## run A
// alu_design
module alu_design #(parameter W = 16, parameter N = 4) ( 
  clock, reset, CE, INP_valid, MODE, CMD, OPA, OPB, CIN, ERR, RES, OV, COUT, G, L, E);
  input clock;
  input reset;
  input CE;                     
  input [1:0] INP_valid;       
  input MODE;                  
  input [N-1:0] CMD;           
  input [W-1:0] OPA;           
  input [W-1:0] OPB;           
  input CIN;                   
  output reg ERR;              
  output reg [2*W-1:0] RES;    
  output reg OV;               
  output reg COUT;             
  output reg G;                
  output reg L;                
  output reg E;                
parameter SHIFT_W = $clog2(W);
reg [W-1:0] opa_r, opb_r;
reg [N-1:0] cmd_r;
reg [1:0] valid_r;
reg mode_r, cin_r;
reg [2*W - 1:0] res_comb;
reg cout_comb, ov_comb, g_comb, l_comb, e_comb, err_comb;
reg [SHIFT_W-1:0] shift_amount;
always @(posedge clock or posedge reset) begin
  if (reset) begin
    opa_r   <= 0;
    opb_r   <= 0;
    cmd_r   <= 0;
    valid_r <= 0;
    mode_r  <= 0;
    cin_r   <= 0;
  end else if (CE) begin
    opa_r   <= OPA;
    opb_r   <= OPB;
    cmd_r   <= CMD;
    valid_r <= INP_valid;
    mode_r  <= MODE;
    cin_r   <= CIN;
  end
end
always @(*) begin
  res_comb  = 0;
  cout_comb = 0;
  ov_comb   = 0;
  g_comb    = 0;
  l_comb    = 0;
  e_comb    = 0;
  err_comb  = 0;
  shift_amount = 0;
  ...
Size in the first run: about 78 flip-flops, roughly 81 I/O pins, ~31,000 um2 of cells after synthesis.
clock: 8.3 ns
lec_check: 0
abc_area: 1
cap_margin: 20
cell_pad_in_sites_detail_placement: 1
cell_pad_in_sites_global_placement: 3
core_aspect_ratio: 1.37
core_margin: 8
core_utilization: 15
cts_cluster_size: 96
gpl_routability_driven: 1
gpl_timing_driven: 0
max_routing_layer: met4
min_routing_layer: met2
setup_slack_margin: 0.43
slew_margin: 20
tns_end_percent: 90
run.sh (not shown) runs the stock make flow with config.mk's settings and CLKGATE_MAP_FILE=.
Modified inputs, run B compared to run A
Settings: CORE_MARGIN: 8 -> 2; ABC_AREA: 1 -> unset; MAX_ROUTING_LAYER: met4 -> unset; CELL_PAD_IN_SITES_DETAIL_PLACEMENT: 1 -> unset; CORE_UTILIZATION: 15 -> 65; GPL_TIMING_DRIVEN: 0 -> unset; CTS_CLUSTER_SIZE: 96 -> unset; GPL_ROUTABILITY_DRIVEN: 1 -> unset; TNS_END_PERCENT: 90 -> 5; SETUP_SLACK_MARGIN: 0.43 -> -0.61; CELL_PAD_IN_SITES_GLOBAL_PLACEMENT: 3 -> unset; CORE_ASPECT_RATIO: 1.37 -> unset; MIN_ROUTING_LAYER: met2 -> unset; the clock period (ns, I/O delays scaled along): 8.3 -> 6.33.
==> comparison <==
When the final numbers for run B and run A were put side by side, the filler cell count turned out to be greater in run A.
Diff run A..run B | number of hold buffers added after CTS | negligible
Net count of the mapped netlist ended up about 17% lower on run B than on run A.
No stage failed in run A, and the final checks on the layout all came back clean.
Run B: flow complete, layout not clean; failing: setup timing
Sort run B and run A by setup violation total in the final timing report, descending, and run B comes first.
The lower layout overhead on the synthesized area came out of run B.
Setup changes, run B to run C
Settings: swapping 20 for 40 in SLEW_MARGIN; swapping 65 for 72 in CORE_UTILIZATION; putting PLACE_DENSITY at 0.39 where nothing was set; putting CTS_CLUSTER_DIAMETER at 349 where nothing was set; putting ABC_AREA at 1 where nothing was set; swapping 20 for 0 in CAP_MARGIN; swapping -0.61 for 1.52 in SETUP_SLACK_MARGIN; putting CTS_CLUSTER_SIZE at 99 where nothing was set; swapping 6.33 for 5.13 in the clock period (ns, I/O delays scaled along).
Results
Run C did not finish; a tool error ended it in global routing (5_1_grt). Comparing routability-driven placement congestion ratio for run B and run C, the bigger number came from run C. Diff run B -> run C | area after synthesis | up by a few percent. The y dimension of the die of run C is lower than that of run B. Diff run C..run B | number of buffer cells added on primary ports | unchanged. Relative to run B, post-synthesis share of cell area spent on full adders, half adders and majority gates has decreased by 2.0 points in run C. Taking run B as 1.0, run C lands at 1.3 on synthesized cell count.

========
## job 101
Starting RTL as in the previous note.
Settings: LEC_CHECK=0, CAP_MARGIN=20, CORE_MARGIN=2, CORE_UTILIZATION=57, SETUP_SLACK_MARGIN=1.84, SLEW_MARGIN=20; clock period 6.33 ns.
Job 101: flow complete, layout not clean; failing: negative setup slack
Changes in job 102 relative to job 101:
# job 101
export LEC_CHECK = 0
export CAP_MARGIN = 20
export CORE_MARGIN = 2
export CORE_UTILIZATION = 57
export SETUP_SLACK_MARGIN = 1.84
export SLEW_MARGIN = 20
create_clock -name core_clock -period 6.33 [get_ports {clock}]
# job 102
export LEC_CHECK = 0
export ABC_AREA = 1
export CAP_MARGIN = 20
export CORE_ASPECT_RATIO = 0.5
export CORE_MARGIN = 2
export CORE_UTILIZATION = 40
export CTS_CLUSTER_DIAMETER = 385
export CTS_CLUSTER_SIZE = 94
export HOLD_SLACK_MARGIN = -0.09
export PLACE_DENSITY = 0.43
export SLEW_MARGIN = 20
create_clock -name core_clock -period 8.3 [get_ports {clock}]
Findings:
- Job 102 finished all stages; the layout is clean.
- Complete run, failing final checks: job 101, reason negative setup slack.
- Summary of job 102 over job 101: cell count after placement now larger; final setup slack of the worst path up 1.63 ns; critical path data required time now sits higher; post-route antenna net violation count held steady; summed instance area of the synthesized netlist picked up an extra 1600 um^2.
- Reported for job 102 and job 101, leftover overflow at the end of global routing turned out identical to the last digit.
- In the tables for job 102 and job 101, fraction of area in registers reads lower with job 101.
- Relative to job 101, portion of the clock cycle consumed by the worst path in the final layout has decreased by 24 points in job 102.
- Run comparison: job 101 capturing instance or port of the critical path RES[28]; job 102 capturing instance or port of the critical path RES[17]
- In the flow results for job 102 and job 101, the detailed-route vias per instance is smaller on job 102.
What job 103 does differently from job 102 at the input level:
# job 102
export LEC_CHECK = 0
export ABC_AREA = 1
export CAP_MARGIN = 20
export CORE_ASPECT_RATIO = 0.5
export CORE_MARGIN = 2
export CORE_UTILIZATION = 40
export CTS_CLUSTER_DIAMETER = 385
export CTS_CLUSTER_SIZE = 94
export HOLD_SLACK_MARGIN = -0.09
export PLACE_DENSITY = 0.43
export SLEW_MARGIN = 20
create_clock -name core_clock -period 8.3 [get_ports {clock}]
# job 103
export LEC_CHECK = 0
export CAP_MARGIN = 20
export CELL_PAD_IN_SITES_DETAIL_PLACEMENT = 0
export CORE_MARGIN = 2
export CORE_UTILIZATION = 55
export CTS_CLUSTER_SIZE = 56
export GPL_ROUTABILITY_DRIVEN = 1
export HOLD_SLACK_MARGIN = 0.29
export MAX_ROUTING_LAYER = met5
export PLACE_DENSITY_LB_ADDON = 0.24
export SETUP_SLACK_MARGIN = 1.19
export SLEW_MARGIN = 20
create_clock -name core_clock -period 7.8 [get_ports {clock}]
==> comparison <==
Job 102 reports its end of the critical path as RES[17] while job 103 reports RES[28]. In job 103 the die area turned out 31% lower than in job 102. Number of nets at floorplan of job 103 falls short of that of job 102 by more than 10%. Summary of the comparison: global-route wire length before repair is lower in job 103, relative to job 102. Minimum clock period was lower in job 103 than in job 102. Job 103 vs job 102, utilization went up by 24 points. | register clock-pin slew on the reported worst setup and hold paths | job 102 vs job 103 | ≈ equal |. [job 103] layout overhead on the synthesized area rose 13 points relative to job 102. Job 103 reports a lower number of cells in Yosys stat than job 102 does. Compared with job 102, job 103 shows a final worst-path cycle share that is 0.60 points higher.

========
run 1:
The RTL this note starts from:
==> flow/design.v <==
module alu_design #(parameter W = 16, parameter N = 4) ( 
  clock, reset, CE, INP_valid, MODE, CMD, OPA, OPB, CIN, ERR, RES, OV, COUT, G, L, E);
  input clock;
  input reset;
  input CE;                     
  input [1:0] INP_valid;       
  input MODE;                  
  input [N-1:0] CMD;           
  input [W-1:0] OPA;           
  input [W-1:0] OPB;           
  input CIN;                   
  output reg ERR;              
  output reg [2*W-1:0] RES;    
  output reg OV;               
  output reg COUT;             
  output reg G;                
  output reg L;                
  output reg E;                
parameter SHIFT_W = $clog2(W);
reg [W-1:0] opa_r, opb_r;
reg [N-1:0] cmd_r;
reg [1:0] valid_r;
reg mode_r, cin_r;
reg [2*W - 1:0] res_comb;
reg cout_comb, ov_comb, g_comb, l_comb, e_comb, err_comb;
reg [SHIFT_W-1:0] shift_amount;
always @(posedge clock or posedge reset) begin
  if (reset) begin
    opa_r   <= 0;
    opb_r   <= 0;
    cmd_r   <= 0;
    valid_r <= 0;
    mode_r  <= 0;
    cin_r   <= 0;
  end else if (CE) begin
    opa_r   <= OPA;
    opb_r   <= OPB;
    cmd_r   <= CMD;
    valid_r <= INP_valid;
    mode_r  <= MODE;
    cin_r   <= CIN;
  end
end
always @(*) begin
  res_comb  = 0;
  cout_comb = 0;
  ov_comb   = 0;
  g_comb    = 0;
  l_comb    = 0;
  e_comb    = 0;
  err_comb  = 0;
  shift_amount = 0;
  if (mode_r) begin  
    case (valid_r)
      2'b01: begin  
        case (cmd_r)
          4'b0100: begin
            res_comb  = opa_r + 1;
            cout_comb = res_comb[W];
          end
          4'b0101: begin
            res_comb = opa_r - 1;
            ov_comb  = res_comb[W];
          end
          default: err_comb = 1;
        endcase
      end
      2'b10: begin  
        case (cmd_r)
          4'b0110: begin
            res_comb  = {{W{1'b0}}, opb_r + 1};
            cout_comb = res_comb[W];
          end
          4'b0111: begin
            res_comb = {{W{1'b0}}, opb_r - 1};
            ov_comb  = res_comb[W];
          end
          default: err_comb = 1;
        endcase
      end
      2'b11: begin  
        case (cmd_r)
          4'b0000: begin
            res_comb = opa_r + opb_r;
            cout_comb = res_comb[W];
          end
          4'b0001: begin
            res_comb = opa_r - opb_r;
            ov_comb = (opa_r < opb_r);
          end
          4'b0010: begin
            res_comb = opa_r + opb_r + cin_r;
            cout_comb = res_comb[W];
          end
          4'b0011: begin
            res_comb = opa_r - opb_r - cin_r;
            ov_comb = (opa_r < (opb_r + cin_r));
          end
          4'b1000: begin  
            if (opa_r == opb_r) begin
              e_comb = 1;
              g_comb = 0;
              l_comb = 0;
            end
            else if (opa_r > opb_r) begin
              e_comb = 0;
              g_comb = 1;
              l_comb = 0;
            end
            else begin
              e_comb = 0;
              g_comb = 0;
              l_comb = 1;
            end
          end
          4'b1001:   res_comb = (opa_r + 1) * (opb_r + 1);
          4'b1010: res_comb = (opa_r << 1) * opb_r;
          4'b1011: begin  
                   res_comb = $signed(opa_r) + $signed(opb_r);
                   ov_comb = (($signed(opa_r) > 0 && $signed(opb_r) > 0 && $signed(res_comb[W-1:0]) <= 0) ||
                             ($signed(opa_r) < 0 && $signed(opb_r) < 0 && $signed(res_comb[W-1:0]) >= 0));
                  if ($signed(opa_r) == $signed(opb_r)) begin
                    e_comb = 1;
                    g_comb = 0;
                    l_comb = 0;
                  end
                  else if ($signed(opa_r) > $signed(opb_r)) begin
                    e_comb = 0;
                    g_comb = 1;
                    l_comb = 0;
                  end
                  else begin
                    e_comb = 0;
                    g_comb = 0;
                    l_comb = 1;
                  end
          end
          4'b1100: begin  
                   res_comb = $signed(opa_r) - $signed(opb_r);
                   ov_comb = (($signed(opa_r) >= 0 && $signed(opb_r) < 0 && $signed(res_comb[W-1:0]) < 0) ||
                             ($signed(opa_r) < 0 && $signed(opb_r) >= 0 && $signed(res_comb[W-1:0]) >= 0));
                   if ($signed(opa_r) == $signed(opb_r)) begin
                     e_comb = 1;
                     g_comb = 0;
                     l_comb = 0;
                   end
                   else if ($signed(opa_r) > $signed(opb_r)) begin
                     e_comb = 0;
                     g_comb = 1;
                     l_comb = 0;
                   end
                   else begin
                     e_comb = 0;
                     g_comb = 0;
                     l_comb = 1;
                  end
          end
          default: err_comb = 1;
        endcase
      end
      default: err_comb = 1;
    endcase
  end else begin  
    case (valid_r)
      2'b01: begin  
        case (cmd_r)
          4'b0110:   res_comb = {{W{1'b0}}, ~opa_r};
          4'b1000:  res_comb = {{W{1'b0}}, opa_r >> 1};
          4'b1001:  res_comb = {{W{1'b0}}, opa_r << 1};
          default: err_comb = 1;
        endcase
      end
      2'b10: begin  
        case (cmd_r)
          4'b0111:   res_comb = {{W{1'b0}}, ~opb_r};
          4'b1010:  res_comb = {{W{1'b0}}, opb_r >> 1};
          4'b1011:  res_comb = {{W{1'b0}}, opb_r << 1};
          default: err_comb = 1;
        endcase
      end
      2'b11: begin  
        case (cmd_r)
          4'b0000:   res_comb = {{W{1'b0}}, opa_r & opb_r};
          4'b0001:  res_comb = {{W{1'b0}}, ~(opa_r & opb_r)};
          4'b0010:    res_comb = {{W{1'b0}}, opa_r | opb_r};
          4'b0011:   res_comb = {{W{1'b0}}, ~(opa_r | opb_r)};
          4'b0100:   res_comb = {{W{1'b0}}, opa_r ^ opb_r};
          4'b0101:  res_comb = {{W{1'b0}}, ~(opa_r ^ opb_r)};
          4'b1100: begin  
            if (|opb_r[W-1:SHIFT_W+1])   
              err_comb = 1;
            else begin
              shift_amount = opb_r[SHIFT_W-1:0];
              res_comb = {{W{1'b0}}, (opa_r << shift_amount) | (opa_r >> (W - shift_amount))};
            end
          end
          4'b1101: begin  
            if (|opb_r[W-1:SHIFT_W+1])   
              err_comb = 1;
            else begin
              shift_amount = opb_r[SHIFT_W-1:0];
              res_comb = {{W{1'b0}}, (opa_r >> shift_amount) | (opa_r << (W - shift_amount))};
            end
          end
          default: err_comb = 1;
        endcase
      end
      default: err_comb = 1;
    endcase
  end
end
always @(posedge clock or posedge reset) begin
  if (reset) begin
    RES  <= 0;
    COUT <= 0;
    OV   <= 0;
    G    <= 0;
    L    <= 0;
    E    <= 0;
    ERR  <= 0;
  end else if (CE) begin
    RES  <= res_comb;
    COUT <= cout_comb;
    OV   <= ov_comb;
    G    <= g_comb;
    L    <= l_comb;
    E    <= e_comb;
    ERR  <= err_comb;
  end
end
endmodule
export LEC_CHECK = 0
export ABC_AREA = 1
export CAP_MARGIN = 20
export CORE_MARGIN = 2
export CORE_UTILIZATION = 40
export CTS_CLUSTER_DIAMETER = 385
export CTS_CLUSTER_SIZE = 94
export HOLD_SLACK_MARGIN = -0.09
export PLACE_DENSITY = 0.37
export SLEW_MARGIN = 20
create_clock -name core_clock -period 8.3 [get_ports {clock}]
Both conditions hold for run 1: the flow ran to the end and the final layout passed the timing, design-rule and antenna checks.
Input-level comparison between run 2 and run 1:
Settings: PLACE_DENSITY now 0.6, was 0.37; CORE_UTILIZATION now 66, was 40; HOLD_SLACK_MARGIN no longer set, was -0.09; CTS_CLUSTER_SIZE now 98, was 94; ABC_AREA no longer set, was 1; CTS_CLUSTER_DIAMETER no longer set, was 385; the clock period (ns, I/O delays scaled along) now 7.76, was 8.3.
==> comparison <==
In run 2 the implementation ran to completion but is not tape-out ready, as the final checks report setup timing. Area of the core of run 2 falls short of that of run 1 by more than a quarter. Cell count | run 2 below run 1.
[inputs] run 3 vs run 2
Settings: an added CORE_ASPECT_RATIO of 1.9; an added HOLD_SLACK_MARGIN of -0.09; a change of PLACE_DENSITY from 0.6 to 0.42; a change of CTS_CLUSTER_SIZE from 98 to 94; a change of CORE_UTILIZATION from 66 to 40; an added ABC_AREA of 1; an added CTS_CLUSTER_DIAMETER of 385; a change of the clock period (ns, I/O delays scaled along) from 7.76 to 8.3.
Findings:
Looking at sequential share of layout area across run 3 and run 2, the one that comes out lower is run 3. Run 3 went all the way through synthesis, placement and routing and the layout is clean on timing, DRC and antenna. Gate count of the mapped netlist up 963 in run 3 wrt run 2. In run 3, the total standard cell area after synthesis came out about 5.4% above the value in run 2. Run 3 vs. run 2: met1 wire length moved up.
Edits applied to the flow inputs when going from run 3 to run 4:
Settings: HOLD_SLACK_MARGIN removed (was -0.09); SLEW_MARGIN changed from 20 to 15; CAP_MARGIN changed from 20 to 35; MIN_ROUTING_LAYER newly set to met1; CTS_CLUSTER_SIZE changed from 94 to 98; ABC_AREA removed (was 1); GPL_ROUTABILITY_DRIVEN newly set to 1; CORE_ASPECT_RATIO changed from 1.9 to 1.72; MAX_ROUTING_LAYER newly set to met4; CORE_UTILIZATION changed from 40 to 36; CTS_CLUSTER_DIAMETER changed from 385 to 79; TNS_END_PERCENT newly set to 95; PLACE_DENSITY_LB_ADDON newly set to 0.25; PLACE_DENSITY removed (was 0.42).
## What came out
[run 4] core area rose about 5.6% relative to run 3
Going from run 3 to run 4, net count of the mapped netlist shrinks by about 17%.
Of run 4 and run 3, run 4 shows the higher post-route worst hold slack, with run 3 below it.
Compared with run 3, run 4 shows multi-input logic cell count lower by 18%.
Taking run 4 over run 3, the routability congestion estimate ratio works out to 1.08.
Looking at total length of routed wires across both flows, run 4 is the stronger of the two, with run 3 trailing.
Run 4 against run 3: wire length of the first global-routing pass now smaller, H-tree depth comparable, area after synthesis now smaller.
Inputs modified between run 4 and run 5:
Settings: changing SLEW_MARGIN from 15 to 20; changing CORE_UTILIZATION from 36 to 45; changing CAP_MARGIN from 35 to 20; removing PLACE_DENSITY_LB_ADDON (formerly 0.25); setting PLACE_DENSITY to 0.6 for the first time; removing CTS_CLUSTER_DIAMETER (formerly 79); removing MAX_ROUTING_LAYER (formerly met4); removing CORE_ASPECT_RATIO (formerly 1.72); removing TNS_END_PERCENT (formerly 95); removing CTS_CLUSTER_SIZE (formerly 98); removing GPL_ROUTABILITY_DRIVEN (formerly 1); removing MIN_ROUTING_LAYER (formerly met1); changing the clock period (ns, I/O delays scaled along) from 8.3 to 8.08.
Findings:
- Summary: with run 4 as the reference, instance count after placement with tap cells included in run 5 moved down by a few percent.
- The via count of the first global-routing pass in run 4 is 1.05 times that in run 5.
- Summary of run 5 over run 4: cell count went down; final critical-path setup slack went down.
- Looking at post-detailed-placement cell area, run 5 sits about 1.1% lower than run 4 does.
- Run 4 ended up with met4 as its highest metal layer with signal wires; run 5 ended up with met5.
- First-pass iteration count of the detailed router came out higher on run 5 than on run 4.
